[flow/constraint.sdc]
create_clock -name core_clock -period 4.62 [get_ports {clk}]
set_input_delay 0.9240 -clock core_clock [delete_from_list [all_inputs] [get_ports {clk}]]
set_output_delay 0.9240 -clock core_clock [all_outputs]
set_load 0.01 [all_outputs]
[flow/design.v]
`timescale 1ns/10ps
module  CED(
  input  clk,
  input  rst,
  input  enable,
  output reg ird,
  input  [7:0] idata,	
  output reg [13:0] iaddr,
  output reg cwr_mag_0,
  output reg [12:0] cdata_mag_wr0,
  output reg crd_mag_0,
  input  [12:0] cdata_mag_rd0,
  output reg [13:0] caddr_mag_0,
  output reg cwr_ang_0,
  output reg [12:0] cdata_ang_wr0,
  output reg crd_ang_0,
  input  [12:0] cdata_ang_rd0,
  output reg [13:0] caddr_ang_0,
  output reg cwr1,
  output reg [12:0] cdata_wr1,
  output reg crd1,
  input  [12:0] cdata_rd1,
  output reg [13:0] caddr_1,
  output reg cwr2,
  output reg [12:0] cdata_wr2,
  output reg [13:0] caddr_2,
  output done
);
  parameter INITIAL = 2'd0;
  parameter LAYER0  = 2'd1;
  parameter LAYER1  = 2'd2;
  parameter LAYER2  = 2'd3;
  parameter READ    = 2'd0;
  parameter EXECUTE = 2'd1;
  parameter WRITE   = 2'd2;
  reg  [2:0]  top_cs;
  reg  [2:0]  top_ns;
  reg  [2:0]  inner_cs;
  reg  [2:0]  inner_ns;
  reg  [13:0] p0_addr;  
  reg  [13:0] p1_addr;  
  reg  [12:0] gx_pixel;
  reg  [12:0] gy_pixel;
  reg  [5:0]  read0_cnt;
  reg  [2:0]  read1_cnt;
  reg  [3:0]  read2_cnt;
  reg  [7:0]  row_cnt;
  reg  [7:0]  column_cnt;
  reg         boundary0;
  wire        boundary;
  reg  [12:0] hys_data;
  wire        read_enable;
  wire        skip_to_write;
  wire        skip_to_write0;
  wire        skip_to_write1;
  wire        skip_to_write2;
  wire layer0_done;
  wire layer1_done;
  wire layer2_done;
  wire read0_done;
  wire read1_done;
  wire read2_done;
  wire read_done;
  assign read0_done = (read0_cnt==6'd41);
  assign read1_done = (read1_cnt==3'd6);
  assign read2_done = (read2_cnt==4'd12);
  assign layer0_done = (top_cs==LAYER0 && row_cnt==8'd126);
  assign layer1_done = (top_cs==LAYER1 && row_cnt==8'd126);
  assign layer2_done = (top_cs==LAYER2 && row_cnt==8'd126);
  assign read_enable = (crd_ang_0||crd_mag_0);
  assign boundary = (boundary0 & column_cnt!=0);
  assign read_done = (read0_done||read1_done||read2_done);
  assign skip_to_write0 = (read2_cnt==3 && hys_data>=13'd100);  
  assign skip_to_write1 = (read2_cnt==3 && hys_data<13'd50);    
  assign skip_to_write2 = (read2_cnt>=4 && read2_cnt<=12 && hys_data>=13'd100);    
  assign skip_to_write  = (skip_to_write0||skip_to_write1||skip_to_write2);
  assign done = layer2_done;
  always @(posedge clk, posedge rst) begin
    if (rst) begin
      top_cs <= INITIAL;
    end else begin
      top_cs <= top_ns;
    end
  end
  always @(*) begin
    top_ns=top_cs;
      case (top_cs)
        INITIAL:
          begin
            if (enable) begin
              top_ns=LAYER0;
            end
          end
        LAYER0:
          begin
            if (layer0_done) begin
              top_ns=LAYER1;
            end
          end
        LAYER1:
          begin
            if (layer1_done) begin
              top_ns=LAYER2;
            end
          end
        LAYER2:
          begin
          end
      endcase
  end
  always @(posedge clk, posedge rst) begin
    if (rst) begin
      inner_cs <= READ;
    end else begin
      inner_cs <= inner_ns;
    end
  end
  always @(*) begin
    inner_ns=inner_cs;
      case (inner_cs)
        READ:
          begin
            if (boundary0||skip_to_write) begin
              inner_ns=WRITE;
            end else if (read_done) begin
              inner_ns=EXECUTE;
            end
          end
        EXECUTE:
          begin
            inner_ns=WRITE;
          end
        WRITE:
          begin
            inner_ns=READ;
            if (boundary||layer1_done) begin
              inner_ns=WRITE;
            end
          end
      endcase
  end
  always @(*) begin
    ird=0;
    cwr_ang_0=0;
    cwr_mag_0=0;
    if (top_cs==LAYER0) begin
      case (inner_cs)
        READ:
          begin
            ird=1;
          end
        EXECUTE:
          begin
            ird=1;
          end
        WRITE:
          begin
            ird=1;
            cwr_ang_0=1;
            cwr_mag_0=1;
          end
      endcase
    end
  end
  always @(*) begin
    cwr1=0;
    crd_ang_0=0;
    crd_mag_0=0;
    if (top_cs==LAYER1) begin
      case (inner_cs)
        READ:
          begin
            crd_ang_0=1;
            crd_mag_0=1;
          end
        EXECUTE:
          begin
          end
        WRITE:
          begin
            cwr1=1;
          end
      endcase
    end
  end
  always @(*) begin
    crd1=0;
    cwr2=0;
    if (top_cs==LAYER2) begin
      case (inner_cs)
        READ:
          begin
            crd1=1;
          end
        EXECUTE:
          begin
          end
        WRITE:
          begin
            cwr2=1;
          end
      endcase
    end
  end
  wire [7:0] column_cnt_up;
  assign column_cnt_up = column_cnt+1;
  always @(posedge clk, posedge rst) begin
    if (rst) begin
      column_cnt <= 0;
    end else begin
      if (layer1_done) begin
        column_cnt <= 0;
      end else if (column_cnt!=8'd125 && inner_cs==WRITE) begin
        column_cnt <= column_cnt_up;
      end else if (column_cnt==8'd125 && inner_cs==WRITE) begin
        column_cnt <= 0;
      end
    end
  end
  wire [7:0] row_cnt_up;
  assign row_cnt_up = row_cnt+1;
  always @(posedge clk, posedge rst) begin
    if (rst) begin
      row_cnt <= 0;
    end else begin
      if (layer0_done||layer1_done) begin
        row_cnt <= 0;
      end else if (column_cnt!=8'd125 && inner_cs==WRITE) begin 
        row_cnt <= row_cnt;
      end else if (column_cnt==8'd125 && inner_cs==WRITE) begin
        row_cnt <= row_cnt_up;
      end
    end
  end
  wire [5:0] read0_cnt_up;
  assign read0_cnt_up = read0_cnt+1;
  always @(posedge clk, posedge rst) begin
    if (rst) begin
      read0_cnt <= 0;
    end else begin
      if (ird && read0_cnt!=6'd41) begin
        read0_cnt <= read0_cnt_up;
      end else if (ird && read0_cnt==6'd41) begin
        read0_cnt <= 0;
      end
    end
  end
  wire [2:0] read1_cnt_up;
  assign read1_cnt_up = read1_cnt+1;
  always @(posedge clk, posedge rst) begin
    if (rst) begin
      read1_cnt <= 0;
    end else begin
      if (read_enable && read1_cnt!=3'd6) begin
        read1_cnt <= read1_cnt_up;
      end else if (read_enable && read1_cnt==3'd6) begin
        read1_cnt <= 0;
      end
    end
  end
  wire [3:0] read2_cnt_up;
  assign read2_cnt_up = read2_cnt+1;
  always @(posedge clk, posedge rst) begin
    if (rst) begin
      read2_cnt <= 0;
    end else begin
      if (skip_to_write) begin
        read2_cnt <= 0;
      end else begin
        if (crd1 && read2_cnt!=4'd12) begin
          read2_cnt <= read2_cnt_up;
        end else if (crd1 && read2_cnt==4'd12) begin
          read2_cnt <= 0;
        end
      end
    end
  end
  wire [13:0] p0_addr_cnt_up; 
  wire [13:0] p0_addr_cnt_up3;
  assign p0_addr_cnt_up  = p0_addr+1;
  assign p0_addr_cnt_up3 = p0_addr+3;
  always @(posedge clk, posedge rst) begin
    if (rst) begin
      p0_addr <= 14'd129;
    end else begin
      if (read0_cnt==6'd8 && column_cnt!=8'd125) begin
        p0_addr <= p0_addr_cnt_up;
      end else if (read0_cnt==6'd8 && column_cnt==8'd125) begin
        p0_addr <= p0_addr_cnt_up3;
      end
    end
  end
  wire [13:0] p1_addr_cnt_up; 
  assign p1_addr_cnt_up  = p1_addr+1;
  always @(posedge clk, posedge rst) begin
    if (rst) begin
      p1_addr <= 14'd126;
    end else begin
      if (layer1_done) begin
        p1_addr <= 14'd126;
      end else if (top_cs>=LAYER1 && inner_cs==WRITE && row_cnt>=8'd1) begin
        p1_addr <= p1_addr_cnt_up;
      end
    end
  end
  wire [13:0] p0_addr1; 
  reg  [14:0] var1;
  assign p0_addr1=p0_addr+var1;  
  always @(*) begin
    var1 = 0;
    case (read0_cnt)
      0:  
        begin
          var1 = -14'd129;
        end
      1:  
        begin
          var1 = -14'd128;
        end
      2:  
        begin
          var1 = -14'd127;
        end
      3:  
        begin
          var1 = -14'd1;
        end
      4:  
        begin
          var1 = 0;
        end
      5:  
        begin
          var1 = 14'd1;
        end
      6:  
        begin
          var1 = 14'd127;
        end
      7:  
        begin
          var1 = 14'd128;
        end
      8:  
        begin
          var1 = 14'd129;
        end
    endcase
  end
  wire [13:0] p1_addr1;
  reg [14:0] var2;
  assign p1_addr1=p1_addr+var2;  
  always @(*) begin
    var2 = 0;
    case (read1_cnt)
      3:
        begin
          if (cdata_ang_rd0==13'd0) begin
            var2 = -14'd1;
          end else if (cdata_ang_rd0==13'd135) begin
            var2 = -14'd127;
          end else if (cdata_ang_rd0==13'd90) begin
            var2 = -14'd126;
          end else begin  
            var2 = -14'd125;
          end
        end
      4:
        begin
          if (cdata_ang_rd0==13'd0) begin
            var2 = 14'd1;
          end else if (cdata_ang_rd0==13'd135) begin
            var2 = 14'd127;
          end else if (cdata_ang_rd0==13'd90) begin
            var2 = 14'd126;
          end else begin  
            var2 = 14'd125;
          end
        end
    endcase
    if (hys_data>=13'd50 && hys_data<13'd100) begin
      case (read2_cnt)
        3: 
          begin
            var2 = -14'd127;
          end
        4: 
          begin
            var2 = -14'd126;
          end
        5: 
          begin
            var2 = -14'd125;
          end
        6: 
          begin
            var2 = -14'd1;
          end
        7: 
          begin
            var2 = 14'd1;
          end
        8: 
          begin
            var2 = 14'd125;
          end
        9: 
          begin
            var2 = 14'd126;
          end
        10: 
          begin
            var2 = 14'd127;
          end
      endcase
    end
  end
  always @(posedge clk, posedge rst) begin
    if (rst) begin
      iaddr<=0;
    end else begin
      if (ird) begin
        case (read0_cnt)
          0:
            begin
              iaddr<=p0_addr1;
            end
          1: 
            begin
              iaddr<=p0_addr1;
            end
          2:
            begin
              iaddr<=p0_addr1;
            end
          3:
            begin
              iaddr<=p0_addr1;
            end
          4:
            begin
              iaddr<=p0_addr1;
            end
          5:
            begin
              iaddr<=p0_addr1;
            end
          6:
            begin
              iaddr<=p0_addr1;
            end
          7:
            begin
              iaddr<=p0_addr1;
            end
          8:
            begin
              iaddr<=p0_addr1;
            end 
        endcase
      end
    end
  end
  reg  [9:0] idata_buffer_x;  
  wire [8:0] idata_mul2;
  assign idata_mul2 = idata<<1;
  always @(posedge clk, posedge rst) begin
    if (rst) begin
      idata_buffer_x <= 0;
    end else begin
      if (layer0_done) begin
        idata_buffer_x <= 0;
      end else if (ird) begin
        case (read0_cnt)
          2:
            begin
              idata_buffer_x <= -idata;
            end
          3:
            begin
              idata_buffer_x <= 0;
            end
          4:
            begin
              idata_buffer_x <= idata;
            end
          5:
            begin
              idata_buffer_x <= -idata_mul2;
            end
          6:
            begin
              idata_buffer_x <= 0;
            end
          7:
            begin
              idata_buffer_x <= idata_mul2;
            end
          8:
            begin
              idata_buffer_x <= -idata;
            end
          9:
            begin
              idata_buffer_x <= 0;
            end 
          10:
            begin
              idata_buffer_x <= idata;
            end 
        endcase
      end
    end
  end
  reg  [9:0] idata_buffer_y;  
  always @(posedge clk, posedge rst) begin
    if (rst) begin
      idata_buffer_y <= 0;
    end else begin
      if (layer0_done) begin
        idata_buffer_y <= 0;
      end else if (ird) begin
        case (read0_cnt)
          2:
            begin
              idata_buffer_y <= -idata;
            end
          3:
            begin
              idata_buffer_y <= -idata_mul2;
            end
          4:
            begin
              idata_buffer_y <= -idata;
            end
          5:
            begin
              idata_buffer_y <= 0;
            end
          6:
            begin
              idata_buffer_y <= 0;
            end
          7:
            begin
              idata_buffer_y <= 0;
            end
          8:
            begin
              idata_buffer_y <= idata;
            end
          9:
            begin
              idata_buffer_y <= idata_mul2;
            end 
          10:
            begin
              idata_buffer_y <= idata;
            end 
        endcase
      end
    end
  end
  wire [12:0] gx_pixel_sum;  
  assign gx_pixel_sum = $signed(gx_pixel)+$signed(idata_buffer_x);
  always @(posedge clk, posedge rst) begin
    if (rst) begin
      gx_pixel <= 0;
    end else begin
      if (read0_cnt>=6'd3) begin
        gx_pixel <= gx_pixel_sum;
      end else begin
        gx_pixel <= 0;
      end
    end
  end
  wire [12:0] gy_pixel_sum;  
  assign gy_pixel_sum = $signed(gy_pixel)+$signed(idata_buffer_y);
  always @(posedge clk, posedge rst) begin
    if (rst) begin
      gy_pixel <= 0;
    end else begin
      if (read0_cnt>=6'd3) begin
        gy_pixel <= gy_pixel_sum;
      end else begin
        gy_pixel <= 0;
      end
    end
  end
  reg  [12:0] mag0;
  wire [12:0] absolute_gx;
  wire [12:0] absolute_gy;
  wire [12:0] absolute_sum;
  assign absolute_gx = (gx_pixel_sum[12]==1)?(~gx_pixel_sum)+1:gx_pixel_sum; 
  assign absolute_gy = (gy_pixel_sum[12]==1)?(~gy_pixel_sum)+1:gy_pixel_sum; 
  assign absolute_sum = absolute_gx + absolute_gy;
  always @(posedge clk, posedge rst) begin
    if (rst) begin
      mag0 <= 0;
    end else begin
      mag0 <= absolute_sum;
    end
  end
  always @(posedge clk, posedge rst) begin
    if (rst) begin
      cdata_mag_wr0 <= 0;
    end else begin
      if (read0_cnt==12) begin
        cdata_mag_wr0 <= mag0;
      end
    end
  end
  wire [13:0] caddr_mag_0_cnt_up;
  assign caddr_mag_0_cnt_up = caddr_mag_0+1;
  always @(posedge clk, posedge rst) begin
    if (rst) begin
      caddr_mag_0 <= 0;
    end else begin
      if (cwr_mag_0) begin
        caddr_mag_0 <= caddr_mag_0_cnt_up;
      end else if (crd_mag_0) begin
        caddr_mag_0 <= p1_addr1;
      end
    end
  end
  wire [28:0] gy_pixel_sum_shf16 = gy_pixel_sum<<16;
  wire [28:0] div_out;
  divider2 div(
    .clk(clk),
    .rst(rst),
    .dividend(gy_pixel_sum_shf16),
    .divisor(gx_pixel_sum),
    .read0_cnt(read0_cnt),
    .out(div_out)
  );
  reg  [28:0] temp_result;
  always @(posedge clk, posedge rst) begin
    if (rst) begin
      temp_result <= 0;
    end else begin
      if (read0_cnt==6'd41) begin
        temp_result <= div_out;
      end
    end
  end
  reg ang_is_0;
  reg ang_is_90;
  always @(posedge clk, posedge rst) begin
    if (rst) begin
      ang_is_0 <= 0;
    end else begin
      if (read0_cnt==11) begin
        if (gy_pixel_sum==0 && gx_pixel_sum==0) begin
          ang_is_0 <= 1;
        end else begin
          ang_is_0 <= 0;
        end
      end
    end
  end
  always @(posedge clk, posedge rst) begin
    if (rst) begin
      ang_is_90 <= 0;
    end else begin
      if (read0_cnt==11) begin
        if (gy_pixel_sum!=0 && gx_pixel_sum==0) begin
          ang_is_90 <= 1;
        end else begin
          ang_is_90 <= 0;
        end
      end
    end
  end
  reg  [12:0] ang;
  always @(posedge clk, posedge rst) begin
    if (rst) begin
      ang <= 13'd0;
    end else begin
      if (ang_is_0) begin
        ang <= 13'd0;
      end else if (ang_is_90) begin
        ang <= 13'd90;
      end else begin
        if ($signed(temp_result)<$signed(29'h00006A09)&&$signed(temp_result)>$signed(29'h1FFF95F7)) begin
          ang <= 13'd0;
        end else if ($signed(temp_result)>$signed(29'h00006A09)&&$signed(temp_result)<$signed(29'h00026A09)) begin
          ang <= 13'd45;
        end else if ($signed(temp_result)>$signed(29'h00026A09)||$signed(temp_result)<$signed(29'h1FFD95F7)) begin
          ang <= 13'd90;
        end else if ($signed(temp_result)<$signed(29'h1FFF95F7)&&$signed(temp_result)>$signed(29'h1FFD95F7)) begin
          ang <= 13'd135;
        end
      end
    end
  end
  always @(*) begin
    cdata_ang_wr0 = ang;
  end
  wire [13:0] caddr_ang_0_cnt_up;
  assign caddr_ang_0_cnt_up = caddr_ang_0+1;
  always @(posedge clk, posedge rst) begin
    if (rst) begin
      caddr_ang_0 <= 0;
    end else begin
      if (cwr_ang_0) begin
        caddr_ang_0 <= caddr_ang_0_cnt_up;
      end else if (crd_ang_0) begin
        caddr_ang_0 <= p1_addr;
      end
    end
  end
  reg [12:0] mag1_0;
  reg [12:0] mag1_1;
  reg [12:0] mag1_2;
  always @(posedge clk, posedge rst) begin
    if (rst) begin
      mag1_0 <= 0;
    end else begin
      if (read1_cnt==3'd4) begin
        mag1_0 <= cdata_mag_rd0;
      end
    end
  end
  always @(posedge clk, posedge rst) begin
    if (rst) begin
      mag1_1 <= 0;
    end else begin
      if (read1_cnt==3'd5) begin
        mag1_1 <= cdata_mag_rd0;
      end
    end
  end
  always @(posedge clk, posedge rst) begin
    if (rst) begin
      mag1_2 <= 0;
    end else begin
      if (read1_cnt==3'd6) begin
        mag1_2 <= cdata_mag_rd0;
      end
    end
  end
  always @(*) begin
    boundary0 = 0;
    if (top_cs>=LAYER1) begin
      if (row_cnt==0||row_cnt==8'd125||column_cnt==0||column_cnt==8'd125) begin
        boundary0 = 1;
      end
    end
  end
  always @(*) begin
    cdata_wr1 = 0;
    if (boundary0) begin
      cdata_wr1 = 0;
    end else begin
      if (mag1_0>=mag1_1 && mag1_0>=mag1_2) begin
        cdata_wr1 = mag1_0;
      end
    end
  end
  wire [13:0] caddr_1_cnt_up;
  assign caddr_1_cnt_up = caddr_1+1;
  always @(posedge clk, posedge rst) begin
    if (rst) begin
      caddr_1 <= 0;
    end else begin
      if (cwr1) begin
        caddr_1 <= caddr_1_cnt_up;
      end else if (crd1) begin
        caddr_1 <= p1_addr1;
      end 
    end
  end
  always @(posedge clk, posedge rst) begin
    if (rst) begin
      hys_data <= 0;
    end else begin
      if (read2_cnt>=3'd2) begin
        if (cdata_rd1>=hys_data) begin
          hys_data <= cdata_rd1;
        end
      end else if (read2_cnt==3'd1) begin
        hys_data <= 0;
      end
    end
  end
  always @(*) begin
    cdata_wr2 = 0;
    if (boundary0) begin
      cdata_wr2 = 0;
    end else begin
      if (hys_data>=13'd100) begin
        cdata_wr2 = 13'd255;
      end else if (hys_data<13'd50) begin
        cdata_wr2 = 0;
      end 
    end
  end
  wire [13:0] caddr_2_cnt_up;
  assign caddr_2_cnt_up = caddr_2+1;
  always @(posedge clk, posedge rst) begin
    if (rst) begin
      caddr_2 <= 0;
    end else begin
      if (cwr2) begin
        caddr_2 <= caddr_2_cnt_up;
      end
    end
  end
endmodule
module divider2 (
  input                clk,
  input                rst,
  input      [28:0]    dividend,   
  input      [12:0]    divisor,    
  input      [5:0]     read0_cnt,
  output reg [28:0]    out
);
  parameter S0  = 0;
  parameter S1  = 1;
  parameter S2  = 2;
  parameter S3  = 3;
  parameter S4  = 4;
  parameter S5  = 5;
  parameter S6  = 6;
  parameter S7  = 7;
  parameter S8  = 8;
  parameter S9  = 9;
  parameter S10 = 10;
  parameter S11 = 11;
  parameter S12 = 12;
  parameter S13 = 13;
  parameter S14 = 14;
  parameter S15 = 15;
  parameter S16 = 16;
  parameter S17 = 17;
  parameter S18 = 18;
  parameter S19 = 19;
  parameter S20 = 20;
  parameter S21 = 21;
  parameter S22 = 22;
  parameter S23 = 23;
  parameter S24 = 24;
  parameter S25 = 25;
  parameter S26 = 26;
  parameter S27 = 27;
  parameter S28 = 28;
  reg [4:0]  div_cs;
  reg [4:0]  div_ns;
  reg        sign;
  reg [28:0] udividend;  
  reg [12:0] udivisor;   
  reg [13:0] udividend_reg;
  reg [28:0] merchant;
  reg [12:0] remainder;
  always @(posedge clk, posedge rst) begin
    if (rst) begin
      div_cs <= S0;
    end else begin
      if (read0_cnt>=12 && read0_cnt<41) begin
        div_cs <= div_ns;
      end else begin
        div_cs <= S0;
      end
    end
  end
  always @(*) begin
    div_ns = div_cs;
    case (div_cs)
      S0:
        begin
          div_ns = S1;
        end
      S1:
        begin
          div_ns = S2;
        end
      S2:
        begin
          div_ns = S3;
        end
      S3:
        begin
          div_ns = S4;
        end
      S4:
        begin
          div_ns = S5;
        end
      S5:
        begin
          div_ns = S6;
        end
      S6:
        begin
          div_ns = S7;
        end
      S7:
        begin
          div_ns = S8;
        end
      S8:
        begin
          div_ns = S9;
        end
      S9:
        begin
          div_ns = S10;
        end
      S10:
        begin
          div_ns = S11;
        end
      S11:
        begin
          div_ns = S12;
        end
      S12:
        begin
          div_ns = S13;
        end
      S13:
        begin
          div_ns = S14;
        end
      S14:
        begin
          div_ns = S15;
        end
      S15:
        begin
          div_ns = S16;
        end
      S16:
        begin
          div_ns = S17;
        end
      S17:
        begin
          div_ns = S18;
        end
      S18:
        begin
          div_ns = S19;
        end
      S19:
        begin
          div_ns = S20;
        end
      S20:
        begin
          div_ns = S21;
        end
      S21:
        begin
          div_ns = S22;
        end
      S22:
        begin
          div_ns = S23;
        end
      S23:
        begin
          div_ns = S24;
        end
      S24:
        begin
          div_ns = S25;
        end
      S25:
        begin
          div_ns = S26;
        end
      S26:
        begin
          div_ns = S27;
        end
      S27:
        begin
          div_ns = S28;
        end
      S28:
        begin
          div_ns = S0;
        end
    endcase
  end
  reg [28:0] udividend0;
  reg [12:0] udivisor0;
  always @(*) begin
    udividend0 = (dividend[28]==1) ? ~(dividend)+1 : dividend;
    udivisor0 = (divisor[12]==1)  ? ~(divisor)+1  : divisor;  
  end
  always @(posedge clk, posedge rst) begin
    if (rst) begin
      udividend <= 0;
      udivisor  <= 0;
    end else begin
      if (read0_cnt==11) begin
        udividend <= udividend0;
        udivisor  <= udivisor0;
      end
    end
  end
  always @(*) begin
    udividend_reg = 0;
    case (div_cs)
      S0:
        begin
          udividend_reg = udividend[28];
        end
      S1:
        begin
          udividend_reg = {remainder, udividend[27]};
        end
      S2:
        begin
          udividend_reg = {remainder, udividend[26]};
        end
      S3:
        begin
          udividend_reg = {remainder, udividend[25]};
        end
      S4:
        begin
          udividend_reg = {remainder, udividend[24]};
        end
      S5:
        begin
          udividend_reg = {remainder, udividend[23]};
        end
      S6:
        begin
          udividend_reg = {remainder, udividend[22]};
        end
      S7:
        begin
          udividend_reg = {remainder, udividend[21]};
        end
      S8:
        begin
          udividend_reg = {remainder, udividend[20]};
        end
      S9:
        begin
          udividend_reg = {remainder, udividend[19]};
        end
      S10:
        begin
          udividend_reg = {remainder, udividend[18]};
        end
      S11:
        begin
          udividend_reg = {remainder, udividend[17]};
        end
      S12:
        begin
          udividend_reg = {remainder, udividend[16]};
        end
      S13:
        begin
          udividend_reg = {remainder, udividend[15]};
        end
      S14:
        begin
          udividend_reg = {remainder, udividend[14]};
        end
      S15:
        begin
          udividend_reg = {remainder, udividend[13]};
        end
      S16:
        begin
          udividend_reg = {remainder, udividend[12]};
        end
      S17:
        begin
          udividend_reg = {remainder, udividend[11]};
        end
      S18:
        begin
          udividend_reg = {remainder, udividend[10]};
        end
      S19:
        begin
          udividend_reg = {remainder, udividend[9]};
        end
      S20:
        begin
          udividend_reg = {remainder, udividend[8]};
        end
      S21:
        begin
          udividend_reg = {remainder, udividend[7]};
        end
      S22:
        begin
          udividend_reg = {remainder, udividend[6]};
        end
      S23:
        begin
          udividend_reg = {remainder, udividend[5]};
        end
      S24:
        begin
          udividend_reg = {remainder, udividend[4]};
        end
      S25:
        begin
          udividend_reg = {remainder, udividend[3]};
        end
      S26:
        begin
          udividend_reg = {remainder, udividend[2]};
        end
      S27:
        begin
          udividend_reg = {remainder, udividend[1]};
        end
      S28:
        begin
          udividend_reg = {remainder, udividend[0]};
        end
    endcase
  end
  wire [28:0] merchant_shf;
  wire [28:0] merchant_shf_up;
  assign merchant_shf = (merchant<<1);
  assign merchant_shf_up = (merchant<<1)+1;
  always @(posedge clk, posedge rst) begin
    if (rst) begin
      merchant <= 0;
    end else begin
      if (read0_cnt==41) begin
        merchant <= 0;
      end else begin
        if (udividend_reg>=udivisor && read0_cnt>=12) begin
          merchant <= merchant_shf_up;   
        end else begin
          merchant <= merchant_shf;      
        end
      end
    end
  end
  wire [12:0] remainder0;
  assign remainder0 = udividend_reg-udivisor;
  always @(posedge clk, posedge rst) begin
    if (rst) begin
      remainder <= 0;
    end else begin
      remainder <= udividend_reg;
      if (udividend_reg>=udivisor) begin
        remainder <= remainder0;  
      end
    end
  end
  wire sign_bit = dividend[28]^divisor[12];
  always @(posedge clk, posedge rst) begin
    if (rst) begin
      sign <= 0;
    end else begin
      if (read0_cnt==11) begin
        sign <= sign_bit;
      end
    end
  end
  always @(*) begin
    out = (sign==1) ? (~merchant)+1 : merchant;
  end
endmodule
[flow/run.sh]
#!/bin/bash
# the make line also repeats each setting of config.mk as NAME=value (left out here)
make -C /OpenROAD-flow-scripts/flow DESIGN_CONFIG=/design/flow/config.mk WORK_HOME=/design/flow/orfs CLKGATE_MAP_FILE= finish
[flow/config.mk]
export PLATFORM = sky130hd
export DESIGN_NAME = CED
export DESIGN_NICKNAME = CED
export VERILOG_FILES = /design/flow/design.v
export SDC_FILE = /design/flow/constraint.sdc
export NUM_CORES = 4
export LEC_CHECK = 0
export CAP_MARGIN = 10
export CELL_PAD_IN_SITES_DETAIL_PLACEMENT = 0
export CELL_PAD_IN_SITES_GLOBAL_PLACEMENT = 3
export CORE_ASPECT_RATIO = 1.21
export CORE_MARGIN = 9
export CORE_UTILIZATION = 62
export GPL_ROUTABILITY_DRIVEN = 1
export GPL_TIMING_DRIVEN = 0
export MAX_ROUTING_LAYER = met4
export MIN_ROUTING_LAYER = met2
export PLACE_DENSITY_LB_ADDON = 0.22
export SETUP_SLACK_MARGIN = 1.14
export SLEW_MARGIN = 5
export TNS_END_PERCENT = 10
==> reports/metrics.cfg, run 1 <==
[synthesis]
synth_flops=393
synth_cells=2352
synth_chip_area_um2=22500
logic_family=simple AND/OR/NAND/NOR gates
yosys_warnings=2
synth_top_cell_by_count=dfrtp_1
common_cells=dfrtp_1, nand2_1, nor2_1, o21ai_0, a21oi_1
edf_count=0
synth_top_area_share=0.4248
synthXorXnorAreaFrac=0.06528
top_area_cell=dfrtp_1
synth.cellmix.simpleShare=0.1661
synthAoiAreaFrac=0.1525
mappedNetlistArea_um2=22500
ys_seq_share=0.4377
mux_share=0.04949
ff_type=dfrtp_1
syn_avg_cell_area_um2=9.567
area_leaders=dfrtp_1, ha_1, mux2_2
synth_adder_area_share=0.08685
synthArstFlopShare=1.000
ys_cells=2352
ys_types=83

[outcome]
error_line=[ERROR FLW-0024] Place density exceeds 1.0 (current PLACE_DENSITY_LB_ADDON =  0.22). Please check if the value of  PLACE_DENSITY_LB_ADDON is between 0 and 0.99.
stop_stage=global placement without I/O
outcome=aborted with a tool error

[die]
dieArea_um2=43510
core_um2=35750
initCoreUtil=0.6293
rows=76
die_h_um=227.6
fp.dieW_um=191.2

==> run 2: changes to the inputs <==
CORE_ASPECT_RATIO = not set   (was 1.21)
CORE_MARGIN = 2   (was 9)
CORE_UTILIZATION = 58   (was 62)
GPL_ROUTABILITY_DRIVEN = 0   (was 1)
GPL_TIMING_DRIVEN = 1   (was 0)
MAX_ROUTING_LAYER = met5   (was met4)
MIN_ROUTING_LAYER = met1   (was met2)
SETUP_SLACK_MARGIN = 0.16   (was 1.14)
SLEW_MARGIN = 20   (was 5)
clock period = 4.24 ns   (was 4.62 ns; I/O delays follow)
==> reports/metrics.cfg, run 2 <==
[synthesis]
synthAoiAreaFrac=0.1525  ; unchanged
common_cells=dfrtp_1, nand2_1, nor2_1, o21ai_0, a21oi_1  ; unchanged
mux_share=0.04949  ; unchanged
synth_top_cell_by_count=dfrtp_1  ; unchanged
edf_count=0  ; unchanged
ff_type=dfrtp_1  ; unchanged
synth_chip_area_um2=22500  ; unchanged
top_area_cell=dfrtp_1  ; unchanged
logic_family=simple AND/OR/NAND/NOR gates  ; unchanged
synthArstFlopShare=1.000  ; unchanged
synth_adder_area_share=0.08685  ; unchanged
synth.cellmix.simpleShare=0.1661  ; unchanged
ys_types=83  ; unchanged
ys_cells=2352  ; unchanged
mappedNetlistArea_um2=22500  ; unchanged
synth_flops=393  ; unchanged
synth_cells=2352  ; unchanged
ys_seq_share=0.4377  ; unchanged
area_leaders=dfrtp_1, ha_1, mux2_2  ; unchanged
synth_top_area_share=0.4248  ; unchanged
syn_avg_cell_area_um2=9.567  ; unchanged
synthXorXnorAreaFrac=0.06528  ; unchanged
yosys_warnings=2  ; unchanged

[die]
rows=72  ; was 76
die_h_um=201.0  ; was 227.6 µm
fp.dieW_um=201.0  ; was 191.2 µm
core_um2=38470  ; was 35,750 µm²
initCoreUtil=0.5850  ; was 0.6293
dieArea_um2=40390  ; was 43,510 µm²

[outcome]
stop_stage=global placement without I/O  ; unchanged
error_line=[ERROR FLW-0024] Place density exceeds 1.0 (current PLACE_DENSITY_LB_ADDON =  0.22). Please check if the value of  PLACE_DENSITY_LB_ADDON is between 0 and 0.99.  ; unchanged
outcome=aborted with a tool error  ; unchanged

==> run 3: changes to the inputs <==
CAP_MARGIN = 20   (was 10)
CELL_PAD_IN_SITES_DETAIL_PLACEMENT = 2   (was 0)
CELL_PAD_IN_SITES_GLOBAL_PLACEMENT = not set   (was 3)
CORE_UTILIZATION = 40   (was 58)
GPL_ROUTABILITY_DRIVEN = not set   (was 0)
GPL_TIMING_DRIVEN = 0   (was 1)
HOLD_SLACK_MARGIN = 0.17   (was not set)
MAX_ROUTING_LAYER = not set   (was met5)
MIN_ROUTING_LAYER = met2   (was met1)
PLACE_DENSITY_LB_ADDON = not set   (was 0.22)
SETUP_SLACK_MARGIN = not set   (was 0.16)
TNS_END_PERCENT = not set   (was 10)
clock period = 2.89 ns   (was 4.24 ns; I/O delays follow)
==> reports/metrics.cfg, run 3 <==
[synthesis]
synth_cells=2352  ; unchanged
logic_family=simple AND/OR/NAND/NOR gates  ; unchanged
synthAoiAreaFrac=0.1525  ; unchanged
synth_top_cell_by_count=dfrtp_1  ; unchanged
ff_type=dfrtp_1  ; unchanged
synthArstFlopShare=1.000  ; unchanged
synth.cellmix.simpleShare=0.1661  ; unchanged
syn_avg_cell_area_um2=9.567  ; unchanged
ys_types=83  ; unchanged
top_area_cell=dfrtp_1  ; unchanged
synth_flops=393  ; unchanged
yosys_warnings=2  ; unchanged
ys_seq_share=0.4377  ; unchanged
mappedNetlistArea_um2=22500  ; unchanged
synth_top_area_share=0.4248  ; unchanged
synth_chip_area_um2=22500  ; unchanged
common_cells=dfrtp_1, nand2_1, nor2_1, o21ai_0, a21oi_1  ; unchanged
edf_count=0  ; unchanged
synth_adder_area_share=0.08685  ; unchanged
area_leaders=dfrtp_1, ha_1, mux2_2  ; unchanged
ys_cells=2352  ; unchanged
synthXorXnorAreaFrac=0.06528  ; unchanged
mux_share=0.04949  ; unchanged

[placed_design]
post-dp-hpwl_mm=66.51
io_buffer_count=166
dpl_cell_area_um2=25810
place_congestion=0.9219

[global_route]
overflow=98
grt_usage=0.7771

[die]
rows=86  ; was 72
core_um2=55310  ; was 38,470 µm²
initCoreUtil=0.4068  ; was 0.5850
die_h_um=241.2  ; was 201.0 µm
fp.dieW_um=241.2  ; was 201.0 µm
ios=181
dieArea_um2=58170  ; was 40,390 µm²

[cts]
clock_sinks=393
cts_max_level=2
cts_root_buf=clkbuf_16
cts-buffers-inserted=48
clock_path_buffers=3
cts_hold_buf=0

[outcome]
error_line=[ERROR GRT-0116] Global routing finished with congestion. Check the congestion regions in the DRC Viewer.  ; was [ERROR FLW-0024] Place density exceeds 1.0 (current PLACE_DENSITY_LB_ADDON =  0.22). Please check if the value of  PLACE_DENSITY_LB_ADDON is between 0 and 0.99.
stop_stage=global routing  ; was global placement without I/O
outcome=aborted with a tool error  ; unchanged

[run 3: per-stage QoR]
step	hold slack, ns	power [mW]	setup WS (ns)	setup TNS [ns]	instances
after global placement	0.4523	6.091	-5.670	-2288.07	3275
after detailed placement	0.4619	6.172	-2.151	-148.63	3288
after CTS	0.4433	12.54	-1.720	-84.24	3554
after floorplan	0.4367	5.918	-2.967	-1179.03	2361
[run 3: metal layers]
metal | overflow | track usage
met1 | - | -
met2 | 1 | 0.8359
met3 | 70 | 0.8565
met4 | 10 | 0.5645
met5 | 17 | 0.5825
[run 3: repair_timing]
item                       CTS
gates cloned                 4
resized                    656
setup buffers              193
setup endpoints to repair  226
pin swaps                  178
==> run 4: changes to the inputs <==
CAP_MARGIN = 10   (was 20)
CELL_PAD_IN_SITES_DETAIL_PLACEMENT = 0   (was 2)
CELL_PAD_IN_SITES_GLOBAL_PLACEMENT = 0   (was not set)
CORE_ASPECT_RATIO = 1.04   (was not set)
CORE_UTILIZATION = 66   (was 40)
CTS_CLUSTER_SIZE = 74   (was not set)
GPL_ROUTABILITY_DRIVEN = 0   (was not set)
GPL_TIMING_DRIVEN = 1   (was 0)
HOLD_SLACK_MARGIN = not set   (was 0.17)
MAX_ROUTING_LAYER = met5   (was not set)
MIN_ROUTING_LAYER = met1   (was met2)
PLACE_DENSITY_LB_ADDON = 0.22   (was not set)
SETUP_SLACK_MARGIN = 0.45   (was not set)
TNS_END_PERCENT = 10   (was not set)
clock period = 4.24 ns   (was 2.89 ns; I/O delays follow)
==> reports/metrics.cfg, run 4 <==
[cts]
cts-buffers-inserted=41  ; was 48
cts_tree=yes
clk_pin_slew_ns=0.08
cts_max_level=2  ; unchanged
clock_sinks=393  ; unchanged
clk_latency_ns=0.56
cts_root_buf=clkbuf_16  ; unchanged
clock_path_buffers=3  ; unchanged
cts_hold_buf=0  ; unchanged

[final_timing]
rsz0062_at_grt=yes
drv_slew=0
timing.final.hold_violations=0
tightest_slew_ns=1.006
finalSetupViolations=19
skew_ns=0.01926
setup_tns_ns=-2.830
layout_min_cycle_time_ns=4.802
slew_headroom=0.3272
fin_crit_sh=1.133
setup_ws_ns=-0.5623
fmax_mhz=208.2

[synthesis]
synthAoiAreaFrac=0.1525  ; unchanged
ys_cells=2352  ; unchanged
synth.cellmix.simpleShare=0.1661  ; unchanged
edf_count=0  ; unchanged
top_area_cell=dfrtp_1  ; unchanged
synth_top_area_share=0.4248  ; unchanged
synth_top_cell_by_count=dfrtp_1  ; unchanged
synth_cells=2352  ; unchanged
mux_share=0.04949  ; unchanged
yosys_warnings=2  ; unchanged
synth_adder_area_share=0.08685  ; unchanged
synth_chip_area_um2=22500  ; unchanged
mappedNetlistArea_um2=22500  ; unchanged
syn_avg_cell_area_um2=9.567  ; unchanged
ys_seq_share=0.4377  ; unchanged
synthXorXnorAreaFrac=0.06528  ; unchanged
common_cells=dfrtp_1, nand2_1, nor2_1, o21ai_0, a21oi_1  ; unchanged
synthArstFlopShare=1.000  ; unchanged
area_leaders=dfrtp_1, ha_1, mux2_2  ; unchanged
ff_type=dfrtp_1  ; unchanged
logic_family=simple AND/OR/NAND/NOR gates  ; unchanged
ys_types=83  ; unchanged
synth_flops=393  ; unchanged

[pwr]
p_int_mw=6.022
comb-power_mw=0.323
power_sequential_mw=3.78
p_comb_frac=0.042
pwr_density_cell_nw_per_um2=281.4
powerClk_mw=3.64
power_leader=registers
pwr-share-clk=0.470
power_frac_seq=0.489
power_switching_mw=1.721
p_sw_frac=0.2223
finalPower_mw=7.743
p_leak_nw=12.75
max-vdd-ir-drop_mv=0.2342

[run]
warning_count=48
maxCapViolations=0

[routing]
drc=0
ant_nets=0
drt_iter0_drc=1655
wire_per_inst_um=20.14
n_antenna_cell=0
first_pass_iters=6
vias=19547
wl_mm=62.36
vias_per_cell=6.312

[worst_setup_path]
reg2regPathDepth=19
crit_path_end=mag0[11]
r2r_setup_slack_ns=-0.56
r2r-end=mag0[11]
path_class=register to register
slowest_delay_ns=0.55
slowest_stage=a21oi_1
crit_arrival_ns=5.29
cp_cell_sequence=ha_2 > inv_2 > fa_2 > nand2b_4 > a21oi_4 > buf_4 > buf_4 > buf_4 > nor3_1 > xor2_1 > nand3_1 > nor2_1 > nor2_1 > xnor2_1 > ha_1 > a21oi_1 > o21ai_4 > a31oi_2 > xnor2_1
critPathBufInv=4
cp.depth=19
cp-end-kind=register
cp-startpoint=idata_buffer_y[0]
r2r_start=idata_buffer_y[0]
cp_max_fo=5
crit_top_cell=buf_4
crit_family=AND-OR/OR-AND gates
cp.required_ns=4.72
start_kind=register

[die]
rows=68  ; was 86
dieArea_um2=35590  ; was 58,170 µm²
core_um2=33350  ; was 55,310 µm²
ios=181  ; unchanged
fp.dieW_um=185.1  ; was 241.2 µm
initCoreUtil=0.6747  ; was 0.4068
die_h_um=192.3  ; was 241.2 µm

[global_route]
overflow=0
grt_pass1_wl_mm=94.50
antenna_found_initial=2
grt_pass1_vias=19235
grt_usage=0.3280
grt_max_degree=125

[placed_design]
dpl_cell_area_um2=25080  ; was 25,810 µm²
io_buffer_count=170  ; was 166
post-dp-hpwl_mm=38.79  ; was 66.51 mm
dp_slack_ns=-0.7239  ; was -2.151 ns

[outcome]
outcome=failed layout checks  ; was aborted with a tool error
so_faults=setup timing

[worst_hold_path]
whs_path_depth=2
hold_path.class=register to register
min_from=ang[1]
holdPathEnd=ang[1]

[cells_and_area]
area_delta_synth_final_pct=22.30
nets=2811
fin_area_um2=27520

run 4: layer usage:
metal / vias to the layer above / global-route usage / wire, µm
met5: - / 0 / 27
met4: 4 / 0.1566 / 3389
met3: 288 / 0.05473 / 4309
met2: 930 / 0.5704 / 30840
met1: 9545 / 0.3983 / 23800
li1: 8780 / - / -
run 4: metrics by stage:
step,instances,hold slack (ns),utilization
finish,3097,0.4796,0.8251
global route,3097,0.4884,0.8251
CTS,3083,0.4666,0.8033
detailed placement,2979,0.4497,0.7521
global placement,2979,0.4442,0.7521
floorplan,2361,0.4367,-
run 4: cell type report:
type                    instances  area [µm²]
clock buffers                  67        1236
clock inverters                 9       105.1
fillers                      1887        5833
inverters                     134       511.7
multi-input cells            1739       12530
flip-flops and latches        393        9854
well taps                     455       569.3
repair buffers                300        2716
run 4: repair_timing:
item                       4_1_cts  5_1_grt
pin swaps                       39       84
setup buffers                   27       14
gates cloned                     1        0
setup endpoints to repair       61       67
resized                        101      138
==> run 5: changes to the inputs <==
CELL_PAD_IN_SITES_GLOBAL_PLACEMENT = 3   (was 0)
CORE_ASPECT_RATIO = not set   (was 1.04)
CORE_UTILIZATION = 55   (was 66)
CTS_CLUSTER_SIZE = not set   (was 74)
SETUP_SLACK_MARGIN = 1.5   (was 0.45)
clock period = 6.26 ns   (was 4.24 ns; I/O delays follow)
==> reports/metrics.cfg, run 5 <==
[outcome]
outcome=aborted with a tool error  ; was failed layout checks
stop_stage=global placement without I/O
error_line=[ERROR FLW-0024] Place density exceeds 1.0 (current PLACE_DENSITY_LB_ADDON =  0.22). Please check if the value of  PLACE_DENSITY_LB_ADDON is between 0 and 0.99.

[synthesis]
ys_types=83  ; unchanged
synth_adder_area_share=0.08685  ; unchanged
synthArstFlopShare=1.000  ; unchanged
synth_top_cell_by_count=dfrtp_1  ; unchanged
ff_type=dfrtp_1  ; unchanged
top_area_cell=dfrtp_1  ; unchanged
synth_chip_area_um2=22500  ; unchanged
logic_family=simple AND/OR/NAND/NOR gates  ; unchanged
synth_cells=2352  ; unchanged
synth_top_area_share=0.4248  ; unchanged
synth_flops=393  ; unchanged
synth.cellmix.simpleShare=0.1661  ; unchanged
edf_count=0  ; unchanged
common_cells=dfrtp_1, nand2_1, nor2_1, o21ai_0, a21oi_1  ; unchanged
area_leaders=dfrtp_1, ha_1, mux2_2  ; unchanged
ys_cells=2352  ; unchanged
synthXorXnorAreaFrac=0.06528  ; unchanged
mux_share=0.04949  ; unchanged
yosys_warnings=2  ; unchanged
mappedNetlistArea_um2=22500  ; unchanged
ys_seq_share=0.4377  ; unchanged
syn_avg_cell_area_um2=9.567  ; unchanged
synthAoiAreaFrac=0.1525  ; unchanged

[die]
rows=74  ; was 68
dieArea_um2=42550  ; was 35,590 µm²
initCoreUtil=0.5536  ; was 0.6747
core_um2=40650  ; was 33,350 µm²
fp.dieW_um=206.3  ; was 185.1 µm
die_h_um=206.3  ; was 192.3 µm

==> run 6: changes to the inputs <==
ABC_AREA = 1   (was not set)
CAP_MARGIN = 20   (was 10)
CELL_PAD_IN_SITES_DETAIL_PLACEMENT = not set   (was 0)
CELL_PAD_IN_SITES_GLOBAL_PLACEMENT = not set   (was 3)
CORE_ASPECT_RATIO = 0.5   (was not set)
CORE_UTILIZATION = 72   (was 55)
CTS_CLUSTER_DIAMETER = 299   (was not set)
CTS_CLUSTER_SIZE = 98   (was not set)
GPL_ROUTABILITY_DRIVEN = not set   (was 0)
GPL_TIMING_DRIVEN = not set   (was 1)
MAX_ROUTING_LAYER = not set   (was met5)
MIN_ROUTING_LAYER = not set   (was met1)
PLACE_DENSITY = 0.37   (was not set)
PLACE_DENSITY_LB_ADDON = not set   (was 0.22)
SETUP_SLACK_MARGIN = not set   (was 1.5)
TNS_END_PERCENT = 40   (was 10)
clock period = 3.13 ns   (was 6.26 ns; I/O delays follow)
==> reports/metrics.cfg, run 6 <==
[synthesis]
edf_count=0  ; unchanged
synthAoiAreaFrac=0.1304  ; was 0.1525
synth.cellmix.simpleShare=0.2231  ; was 0.1661
synth_top_area_share=0.4025  ; was 0.4248
top_area_cell=dfrtp_1  ; unchanged
synth_flops=393  ; unchanged
ff_type=dfrtp_1  ; unchanged
common_cells=nand2_1, inv_1, dfrtp_1, nor2_1, o21ai_0  ; was dfrtp_1, nand2_1, nor2_1, o21ai_0, a21oi_1
ys_types=70  ; was 83
yosys_warnings=2  ; unchanged
synth_cells=2995  ; was 2,352
ys_cells=2995  ; was 2,352
synth_adder_area_share=0.08228  ; was 0.08685
synth_chip_area_um2=23750  ; was 22,500 µm²
syn_avg_cell_area_um2=7.930  ; was 9.567 µm²
area_leaders=dfrtp_1, nand2_1, ha_1  ; was dfrtp_1, ha_1, mux2_2
mappedNetlistArea_um2=23750  ; was 22,500 µm²
synthArstFlopShare=1.000  ; unchanged
synthXorXnorAreaFrac=0.04667  ; was 0.06528
ys_seq_share=0.4146  ; was 0.4377
mux_share=0.007059  ; was 0.04949
synth_top_cell_by_count=nand2_1  ; was dfrtp_1
logic_family=simple AND/OR/NAND/NOR gates  ; unchanged

[cts]
cts-buffers-inserted=8
clock_path_buffers=3
cts_root_buf=clkbuf_16
clock_sinks=393
cts_max_level=1
cts_hold_buf=0

[die]
fp.dieW_um=260.9  ; was 206.3 µm
rows=46  ; was 74
dieArea_um2=34550  ; was 42,550 µm²
ios=181
core_um2=32060  ; was 40,650 µm²
initCoreUtil=0.7409  ; was 0.5536
die_h_um=132.4  ; was 206.3 µm

[placed_design]
io_buffer_count=170
post-dp-hpwl_mm=48.27
dp_slack_ns=-1.005
place_congestion=0.9597
dp.cells=3791

[outcome]
outcome=aborted with a tool error  ; unchanged
stop_stage=global routing  ; was global placement without I/O

-- run 6: what timing repair did --
| item | 4_1_cts |
|---|---|
| buffers inserted | 43 |
| gates resized | 223 |
| endpoints found under the setup margin | 69 |
| pin swaps | 52 |
-- run 6: metrics by stage --
| stage | util | cell area [µm²] |
|---|---|---|
| CTS | 0.9012 | 28890 |
| floorplan | - | 23790 |
| global placement | 0.8649 | 27730 |
| detailed placement | 0.8649 | 27730 |
==> run 7: changes to the inputs <==
CORE_ASPECT_RATIO = not set   (was 0.5)
CTS_CLUSTER_DIAMETER = 373   (was 299)
CTS_CLUSTER_SIZE = not set   (was 98)
PLACE_DENSITY = not set   (was 0.37)
SETUP_SLACK_MARGIN = -0.28   (was not set)
TNS_END_PERCENT = not set   (was 40)
clock period = 3.89 ns   (was 3.13 ns; I/O delays follow)
==> reports/metrics.cfg, run 7 <==
[synthesis]
mappedNetlistArea_um2=23750  ; unchanged
logic_family=simple AND/OR/NAND/NOR gates  ; unchanged
top_area_cell=dfrtp_1  ; unchanged
ys_types=70  ; unchanged
edf_count=0  ; unchanged
syn_avg_cell_area_um2=7.930  ; unchanged
synth_top_area_share=0.4025  ; unchanged
yosys_warnings=2  ; unchanged
common_cells=nand2_1, inv_1, dfrtp_1, nor2_1, o21ai_0  ; unchanged
synth_flops=393  ; unchanged
ff_type=dfrtp_1  ; unchanged
synth.cellmix.simpleShare=0.2231  ; unchanged
synth_top_cell_by_count=nand2_1  ; unchanged
ys_cells=2995  ; unchanged
synth_chip_area_um2=23750  ; unchanged
synthArstFlopShare=1.000  ; unchanged
synth_adder_area_share=0.08228  ; unchanged
mux_share=0.007059  ; unchanged
area_leaders=dfrtp_1, nand2_1, ha_1  ; unchanged
synthXorXnorAreaFrac=0.04667  ; unchanged
synth_cells=2995  ; unchanged
synthAoiAreaFrac=0.1304  ; unchanged
ys_seq_share=0.4146  ; unchanged

[global_route]
grt_usage=0.3587
antenna_found_initial=0
grt_pass1_wl_mm=100.8
grt_pass1_vias=21365
grt_max_degree=69
overflow=0

[pwr]
p_comb_frac=0.025
pwr_density_cell_nw_per_um2=306.6
p_leak_nw=14.22
comb-power_mw=0.216
power_frac_seq=0.480
powerClk_mw=4.21
power_sequential_mw=4.09
power_leader=clock
power_switching_mw=1.836
p_sw_frac=0.2158
max-vdd-ir-drop_mv=0.3385
pwr-share-clk=0.494
finalPower_mw=8.510
p_int_mw=6.674

[routing]
n_antenna_cell=0
drt_iter0_drc=1870
wire_per_inst_um=16.83
wl_mm=61.90
ant_nets=0
vias=21759
drc=0
first_pass_iters=8
vias_per_cell=5.916

[worst_setup_path]
critPathBufInv=6
crit_arrival_ns=4.45
r2r_start=idata_buffer_x[0]
reg2regPathDepth=28
r2r-end=mag0[11]
crit_path_end=mag0[11]
crit_family=simple AND/OR/NAND/NOR gates
cp-end-kind=register
cp-startpoint=idata_buffer_x[0]
slowest_delay_ns=0.37
cp.depth=28
path_class=register to register
slowest_stage=fa_2
start_kind=register
r2r_setup_slack_ns=-0.12
cp_max_fo=5
crit_top_cell=nand2_1
cp.required_ns=4.33

[die]
die_h_um=185.6  ; was 132.4 µm
initCoreUtil=0.7300  ; was 0.7409
fp.dieW_um=185.6  ; was 260.9 µm
core_um2=32540  ; was 32,060 µm²
dieArea_um2=34460  ; was 34,550 µm²
ios=181  ; unchanged
rows=66  ; was 46

[final_timing]
setup_ws_ns=-0.1174
timing.final.hold_violations=0
skew_ns=0.01884
slew_headroom=0.3796
fin_crit_sh=1.030
drv_slew=0
setup_tns_ns=-0.9401
fmax_mhz=249.5
tightest_slew_ns=0.9280
finalSetupViolations=19
layout_min_cycle_time_ns=4.007

[cells_and_area]
nFillCells=1886
seqCellArea_um2=9849
area_delta_synth_final_pct=16.85
instances_no_fill=3678
fin_area_um2=27750
nets=3406
comb_area_um2=11760

[placed_design]
dp.cells=3590  ; was 3,791
dp_slack_ns=-0.3807  ; was -1.005 ns
dpl_cell_area_um2=26120  ; was 27,730 µm²
place_congestion=0.9502  ; was 0.9597
post-dp-hpwl_mm=43.11  ; was 48.27 mm
io_buffer_count=170  ; unchanged

[cts]
cts_root_buf=clkbuf_16  ; unchanged
cts_tree=yes
cts-buffers-inserted=42  ; was 8
cts_max_level=2  ; was 1
clk_pin_slew_ns=0.06
clock_sinks=393  ; unchanged
clk_latency_ns=0.56
clock_path_buffers=3  ; unchanged

[worst_hold_path]
min_from=top_cs[0]
holdPathEnd=top_cs[0]
hold_path.class=register to register
whs_path_depth=2

[run]
warning_count=45
maxCapViolations=0

[outcome]
outcome=failed layout checks  ; was aborted with a tool error
so_faults=setup timing

run 7: stage by stage:
| stage | hold slack [ns] | utilization |
|---|---|---|
| floorplan | 0.4192 | - |
| detailed placement | 0.4283 | 0.8028 |
| finish | 0.4397 | 0.8530 |
| global placement | 0.4262 | 0.8028 |
| CTS | 0.4384 | 0.8474 |
| global route | 0.4639 | 0.8530 |
run 7: layout make-up:
| class | instances | share of cell area |
|---|---|---|
| Tap cell | 442 | 0.01993 |
| Clock inverter | 17 | 0.008791 |
| Inverter | 496 | 0.06722 |
| Sequential cell | 393 | 0.3549 |
| Timing Repair Buffer | 234 | 0.08192 |
| Multi-Input combinational cell | 2037 | 0.4238 |
| Clock buffer | 59 | 0.04342 |
run 7: layer usage:
layer,vias up,routed length (µm),global-route usage
li1,10168,-,-
met1,10360,24850,0.4571
met2,992,30170,0.6115
met3,239,4440,0.06300
met4,0,2429,0.1411
met5,-,0,0
run 7: timing repair:
action,in CTS,in global routing
hold buffers,0,0
pin swaps,0,10
setup endpoints to repair,1,11
buffers inserted,0,12
gates resized,1,24
==> run 8: changes to the inputs <==
ABC_AREA = not set   (was 1)
CTS_CLUSTER_DIAMETER = not set   (was 373)
CTS_CLUSTER_SIZE = 36   (was not set)
PLACE_DENSITY_LB_ADDON = 0.28   (was not set)
SETUP_SLACK_MARGIN = not set   (was -0.28)
SLEW_MARGIN = 30   (was 20)
clock period = 3.37 ns   (was 3.89 ns; I/O delays follow)
==> reports/metrics.cfg, run 8 <==
[outcome]
outcome=aborted with a tool error  ; was failed layout checks
stop_stage=global routing
error_line=[ERROR GRT-0232] Routing congestion too high. Check the congestion heatmap in the GUI.

[synthesis]
yosys_warnings=2  ; unchanged
synth.cellmix.simpleShare=0.1661  ; was 0.2231
area_leaders=dfrtp_1, ha_1, mux2_2  ; was dfrtp_1, nand2_1, ha_1
common_cells=dfrtp_1, nand2_1, nor2_1, o21ai_0, a21oi_1  ; was nand2_1, inv_1, dfrtp_1, nor2_1, o21ai_0
synthXorXnorAreaFrac=0.06528  ; was 0.04667
mux_share=0.04949  ; was 0.007059
mappedNetlistArea_um2=22500  ; was 23,750 µm²
synthArstFlopShare=1.000  ; unchanged
ys_seq_share=0.4377  ; was 0.4146
synthAoiAreaFrac=0.1525  ; was 0.1304
ff_type=dfrtp_1  ; unchanged
synth_top_cell_by_count=dfrtp_1  ; was nand2_1
syn_avg_cell_area_um2=9.567  ; was 7.930 µm²
synth_top_area_share=0.4248  ; was 0.4025
top_area_cell=dfrtp_1  ; unchanged
synth_adder_area_share=0.08685  ; was 0.08228
synth_cells=2352  ; was 2,995
edf_count=0  ; unchanged
synth_chip_area_um2=22500  ; was 23,750 µm²
synth_flops=393  ; unchanged
ys_types=83  ; was 70
logic_family=simple AND/OR/NAND/NOR gates  ; unchanged
ys_cells=2352  ; was 2,995

[placed_design]
dp.cells=3123  ; was 3,590
io_buffer_count=170  ; unchanged
post-dp-hpwl_mm=45.50  ; was 43.11 mm
place_congestion=0.9336  ; was 0.9502
dp_slack_ns=-1.211  ; was -0.3807 ns

[die]
dieArea_um2=32680  ; was 34,460 µm²
core_um2=30670  ; was 32,540 µm²
rows=64  ; was 66
fp.dieW_um=180.8  ; was 185.6 µm
initCoreUtil=0.7337  ; was 0.7300
ios=181  ; unchanged
die_h_um=180.8  ; was 185.6 µm

[cts]
cts_root_buf=clkbuf_16  ; unchanged
cts-buffers-inserted=42  ; unchanged
clock_path_buffers=3  ; unchanged
cts_max_level=2  ; unchanged
clock_sinks=393  ; unchanged

[global_route]
overflow=279
grt_usage=0.8707

run 8: metal layers:
metal	global-route usage	GRT overflow
met1	0.8643	12
met2	0.9778	136
met3	0.7744	12
met4	0.8852	116
met5	0.5363	3
run 8: timing repair:
item,CTS
hold buffers,0
setup endpoints to repair,76
setup buffers,65
pin swaps,88
endpoints found under the hold margin,0
resized,203
gates cloned,2
run 8: metrics by stage:
stage,power (mW),area (µm²)
floorplan,5.066,22810
global placement,5.230,26830
detailed placement,5.257,26830
CTS,10.06,29330
==> run 9: changes to the inputs <==
CAP_MARGIN = 10   (was 20)
CELL_PAD_IN_SITES_DETAIL_PLACEMENT = 0   (was not set)
CELL_PAD_IN_SITES_GLOBAL_PLACEMENT = 3   (was not set)
CORE_ASPECT_RATIO = 1.04   (was not set)
CORE_UTILIZATION = 55   (was 72)
CTS_CLUSTER_SIZE = not set   (was 36)
GPL_ROUTABILITY_DRIVEN = 0   (was not set)
GPL_TIMING_DRIVEN = 1   (was not set)
MAX_ROUTING_LAYER = met5   (was not set)
MIN_ROUTING_LAYER = met1   (was not set)
PLACE_DENSITY_LB_ADDON = 0.22   (was 0.28)
SETUP_SLACK_MARGIN = 0.45   (was not set)
SLEW_MARGIN = 20   (was 30)
TNS_END_PERCENT = 10   (was not set)
clock period = 4.24 ns   (was 3.37 ns; I/O delays follow)
==> reports/metrics.cfg, run 9 <==
[synthesis]
ys_types=83  ; unchanged
edf_count=0  ; unchanged
mappedNetlistArea_um2=22500  ; unchanged
common_cells=dfrtp_1, nand2_1, nor2_1, o21ai_0, a21oi_1  ; unchanged
synth_top_cell_by_count=dfrtp_1  ; unchanged
synth_adder_area_share=0.08685  ; unchanged
synth.cellmix.simpleShare=0.1661  ; unchanged
synth_cells=2352  ; unchanged
synthAoiAreaFrac=0.1525  ; unchanged
ff_type=dfrtp_1  ; unchanged
ys_seq_share=0.4377  ; unchanged
area_leaders=dfrtp_1, ha_1, mux2_2  ; unchanged
top_area_cell=dfrtp_1  ; unchanged
yosys_warnings=2  ; unchanged
mux_share=0.04949  ; unchanged
synthXorXnorAreaFrac=0.06528  ; unchanged
synth_chip_area_um2=22500  ; unchanged
synthArstFlopShare=1.000  ; unchanged
syn_avg_cell_area_um2=9.567  ; unchanged
logic_family=simple AND/OR/NAND/NOR gates  ; unchanged
synth_top_area_share=0.4248  ; unchanged
ys_cells=2352  ; unchanged
synth_flops=393  ; unchanged

[outcome]
outcome=aborted with a tool error  ; unchanged
stop_stage=global placement without I/O  ; was global routing
error_line=[ERROR FLW-0024] Place density exceeds 1.0 (current PLACE_DENSITY_LB_ADDON =  0.22). Please check if the value of  PLACE_DENSITY_LB_ADDON is between 0 and 0.99.  ; was [ERROR GRT-0232] Routing congestion too high. Check the congestion heatmap in the GUI.

[die]
dieArea_um2=42550  ; was 32,680 µm²
initCoreUtil=0.5576  ; was 0.7337
die_h_um=210.3  ; was 180.8 µm
rows=75  ; was 64
fp.dieW_um=202.3  ; was 180.8 µm
core_um2=40350  ; was 30,670 µm²

==> run 10: changes to the inputs <==
CAP_MARGIN = 20   (was 10)
CELL_PAD_IN_SITES_DETAIL_PLACEMENT = 2   (was 0)
CELL_PAD_IN_SITES_GLOBAL_PLACEMENT = not set   (was 3)
CORE_ASPECT_RATIO = 0.68   (was 1.04)
CORE_UTILIZATION = 44   (was 55)
GPL_ROUTABILITY_DRIVEN = not set   (was 0)
GPL_TIMING_DRIVEN = 0   (was 1)
MAX_ROUTING_LAYER = met4   (was met5)
MIN_ROUTING_LAYER = met2   (was met1)
PLACE_DENSITY_LB_ADDON = not set   (was 0.22)
SETUP_SLACK_MARGIN = not set   (was 0.45)
SLEW_MARGIN = 40   (was 20)
TNS_END_PERCENT = 60   (was 10)
clock period = 8.08 ns   (was 4.24 ns; I/O delays follow)
==> reports/metrics.cfg, run 10 <==
[synthesis]
ff_type=dfrtp_1  ; unchanged
ys_types=83  ; unchanged
synth_top_area_share=0.4248  ; unchanged
common_cells=dfrtp_1, nand2_1, nor2_1, o21ai_0, a21oi_1  ; unchanged
synth_chip_area_um2=22500  ; unchanged
ys_cells=2352  ; unchanged
synth.cellmix.simpleShare=0.1661  ; unchanged
yosys_warnings=2  ; unchanged
synthArstFlopShare=1.000  ; unchanged
mappedNetlistArea_um2=22500  ; unchanged
mux_share=0.04949  ; unchanged
synth_flops=393  ; unchanged
synthXorXnorAreaFrac=0.06528  ; unchanged
synth_top_cell_by_count=dfrtp_1  ; unchanged
syn_avg_cell_area_um2=9.567  ; unchanged
logic_family=simple AND/OR/NAND/NOR gates  ; unchanged
edf_count=0  ; unchanged
top_area_cell=dfrtp_1  ; unchanged
area_leaders=dfrtp_1, ha_1, mux2_2  ; unchanged
ys_seq_share=0.4377  ; unchanged
synth_cells=2352  ; unchanged
synth_adder_area_share=0.08685  ; unchanged
synthAoiAreaFrac=0.1525  ; unchanged

[die]
initCoreUtil=0.4445  ; was 0.5576
core_um2=50620  ; was 40,350 µm²
ios=181
dieArea_um2=53000  ; was 42,550 µm²
die_h_um=190.5  ; was 210.3 µm
rows=68  ; was 75
fp.dieW_um=278.2  ; was 202.3 µm

[cts]
cts_hold_buf=0
clock_path_buffers=3
cts_resized=0
cts_root_buf=clkbuf_16
cts_max_level=2
postCtsSetupRepairBufs=0
clock_sinks=393
cts-buffers-inserted=44

[placed_design]
dp_slack_ns=1.482
io_buffer_count=166
dp.cells=3210
dpl_cell_area_um2=25480
post-dp-hpwl_mm=66.48
place_congestion=0.9760

[global_route]
overflow=46
grt_usage=0.7666

[outcome]
error_line=[ERROR GRT-0232] Routing congestion too high. Check the congestion heatmap in the GUI.  ; was [ERROR FLW-0024] Place density exceeds 1.0 (current PLACE_DENSITY_LB_ADDON =  0.22). Please check if the value of  PLACE_DENSITY_LB_ADDON is between 0 and 0.99.
outcome=aborted with a tool error  ; unchanged
stop_stage=global routing  ; was global placement without I/O

-- run 10: per-layer routing --
layer	track usage	GRT overflow
met1	-	-
met2	0.8101	0
met3	0.8320	35
met4	0.5613	11
met5	-	-
==> run 11: changes to the inputs <==
CAP_MARGIN = 10   (was 20)
CELL_PAD_IN_SITES_DETAIL_PLACEMENT = 0   (was 2)
CELL_PAD_IN_SITES_GLOBAL_PLACEMENT = 0   (was not set)
CORE_ASPECT_RATIO = not set   (was 0.68)
CORE_UTILIZATION = 72   (was 44)
CTS_CLUSTER_DIAMETER = 176   (was not set)
GPL_ROUTABILITY_DRIVEN = 0   (was not set)
GPL_TIMING_DRIVEN = 1   (was 0)
MAX_ROUTING_LAYER = met5   (was met4)
MIN_ROUTING_LAYER = met1   (was met2)
PLACE_DENSITY = 0.41   (was not set)
SETUP_SLACK_MARGIN = -0.31   (was not set)
SLEW_MARGIN = 20   (was 40)
TNS_END_PERCENT = 10   (was 60)
clock period = 4.09 ns   (was 8.08 ns; I/O delays follow)
==> reports/metrics.cfg, run 11 <==
[final_timing]
rsz0062_at_grt=yes
fmax_mhz=223.2
fin_crit_sh=1.096
tightest_slew_ns=0.9800
setup_tns_ns=-8.424
timing.final.hold_violations=0
drv_slew=0
layout_min_cycle_time_ns=4.481
skew_ns=0.01827
setup_ws_ns=-0.3912
slew_headroom=0.3416
finalSetupViolations=38
hold_slack_ns=0.4762

[worst_hold_path]
holdPathEnd=inner_cs[1]
hold_path.class=register to register
whs_path_depth=1
min_from=inner_cs[2]

[pwr]
comb-power_mw=0.327
max-vdd-ir-drop_mv=0.3600
power_switching_mw=1.822
powerClk_mw=4.24
p_leak_nw=12.74
power_frac_seq=0.462
pwr-share-clk=0.500
p_int_mw=6.673
p_comb_frac=0.039
finalPower_mw=8.495
power_leader=clock
pwr_density_cell_nw_per_um2=313.3
power_sequential_mw=3.92
p_sw_frac=0.2145

[global_route]
grt_pass1_wl_mm=95.54
grt_max_degree=85
overflow=0
antenna_found_initial=3
grt_pass1_vias=19152
grt_usage=0.3545

[synthesis]
synthAoiAreaFrac=0.1525  ; unchanged
synth.cellmix.simpleShare=0.1661  ; unchanged
synth_adder_area_share=0.08685  ; unchanged
synth_flops=393  ; unchanged
ys_seq_share=0.4377  ; unchanged
ys_types=83  ; unchanged
logic_family=simple AND/OR/NAND/NOR gates  ; unchanged
mappedNetlistArea_um2=22500  ; unchanged
synthArstFlopShare=1.000  ; unchanged
ff_type=dfrtp_1  ; unchanged
synth_chip_area_um2=22500  ; unchanged
synth_cells=2352  ; unchanged
synth_top_area_share=0.4248  ; unchanged
synthXorXnorAreaFrac=0.06528  ; unchanged
edf_count=0  ; unchanged
top_area_cell=dfrtp_1  ; unchanged
synth_top_cell_by_count=dfrtp_1  ; unchanged
area_leaders=dfrtp_1, ha_1, mux2_2  ; unchanged
mux_share=0.04949  ; unchanged
ys_cells=2352  ; unchanged
yosys_warnings=2  ; unchanged
common_cells=dfrtp_1, nand2_1, nor2_1, o21ai_0, a21oi_1  ; unchanged
syn_avg_cell_area_um2=9.567  ; unchanged

[cells_and_area]
nFillCells=1492
nets=2816
seqCellArea_um2=9849
fin_area_um2=27110
area_delta_synth_final_pct=20.50
final_util=0.8841
comb_area_um2=11980

[worst_setup_path]
slowest_stage=a222oi_1
cp-end-kind=register
cp.required_ns=4.51
r2r_setup_slack_ns=-0.39
critPathBufInv=1
slowest_delay_ns=0.46
path_class=register to register
start_kind=register
cp_max_fo=4
crit_path_end=div.remainder[2]
r2r-end=div.remainder[2]
crit_arrival_ns=4.91
reg2regPathDepth=17
cp.depth=17
r2r_start=div.udividend[16]
cp-startpoint=div.udividend[16]
cp_cell_sequence=a222oi_1 > nand3_1 > nor2_1 > ha_1 > fa_1 > nor2b_1 > o21ai_0 > nand2b_1 > a221oi_2 > nor2b_1 > o21a_1 > o21a_1 > o21ai_0 > nand2_1 > a221oi_2 > buf_4 > mux2_2
crit_family=AND-OR/OR-AND gates

[die]
ios=181  ; unchanged
die_h_um=180.8  ; was 190.5 µm
dieArea_um2=32680  ; was 53,000 µm²
fp.dieW_um=180.8  ; was 278.2 µm
core_um2=30670  ; was 50,620 µm²
initCoreUtil=0.7337  ; was 0.4445
rows=64  ; was 68

[cts]
clk_latency_ns=0.55
cts_tree=yes
cts-buffers-inserted=42  ; was 44
clock_path_buffers=3  ; unchanged
clk_pin_slew_ns=0.06
cts_root_buf=clkbuf_16  ; unchanged
cts_max_level=2  ; unchanged
clock_sinks=393  ; unchanged

[routing]
wire_per_inst_um=19.57
vias=19417
ant_nets=0
wl_mm=59.61
drc=0
drt_iter0_drc=1750
first_pass_iters=6
vias_per_cell=6.375

[outcome]
outcome=failed layout checks  ; was aborted with a tool error
so_faults=setup timing

[run]
maxCapViolations=0
warning_count=46

[placed_design]
io_buffer_count=170  ; was 166
dpl_cell_area_um2=25320  ; was 25,480 µm²
post-dp-hpwl_mm=40.06  ; was 66.48 mm

## run 11: per-stage QoR
stage                     setup slack, ns  std cells
after global routing              -0.5225       3043
after global placement            -0.6706       2960
final                             -0.3912       3046
after detailed placement          -0.7800       2960
after floorplan                    -2.007       2361
after CTS                         -0.3158       3036
## run 11: area by class of cell
class / count / share of cell area
Tap cell: 396 / 0.01827
Timing Repair Buffer: 305 / 0.1003
Inverter: 134 / 0.01869
Antenna cell: 3 / 0.0002769
Clock inverter: 22 / 0.01343
Sequential cell: 393 / 0.3633
Clock buffer: 55 / 0.04389
Multi-Input combinational cell: 1738 / 0.4419
## run 11: timing repair
action	4_1_cts	5_1_grt
resized	27	57
setup buffers	1	9
hold buffers	0	0
gates cloned	0	0
pin swaps	4	28
setup endpoints to repair	17	38
## run 11: metal layers
layer | global-route usage | vias up | wire length, µm
met3 | 0.05846 | 231 | 4443
met5 | 0 | - | 9
met4 | 0.1394 | 2 | 2460
met1 | 0.4482 | 9408 | 23100
met2 | 0.6119 | 983 | 29600
li1 | - | 8793 | -
Power and IR drop assume default switching activity.
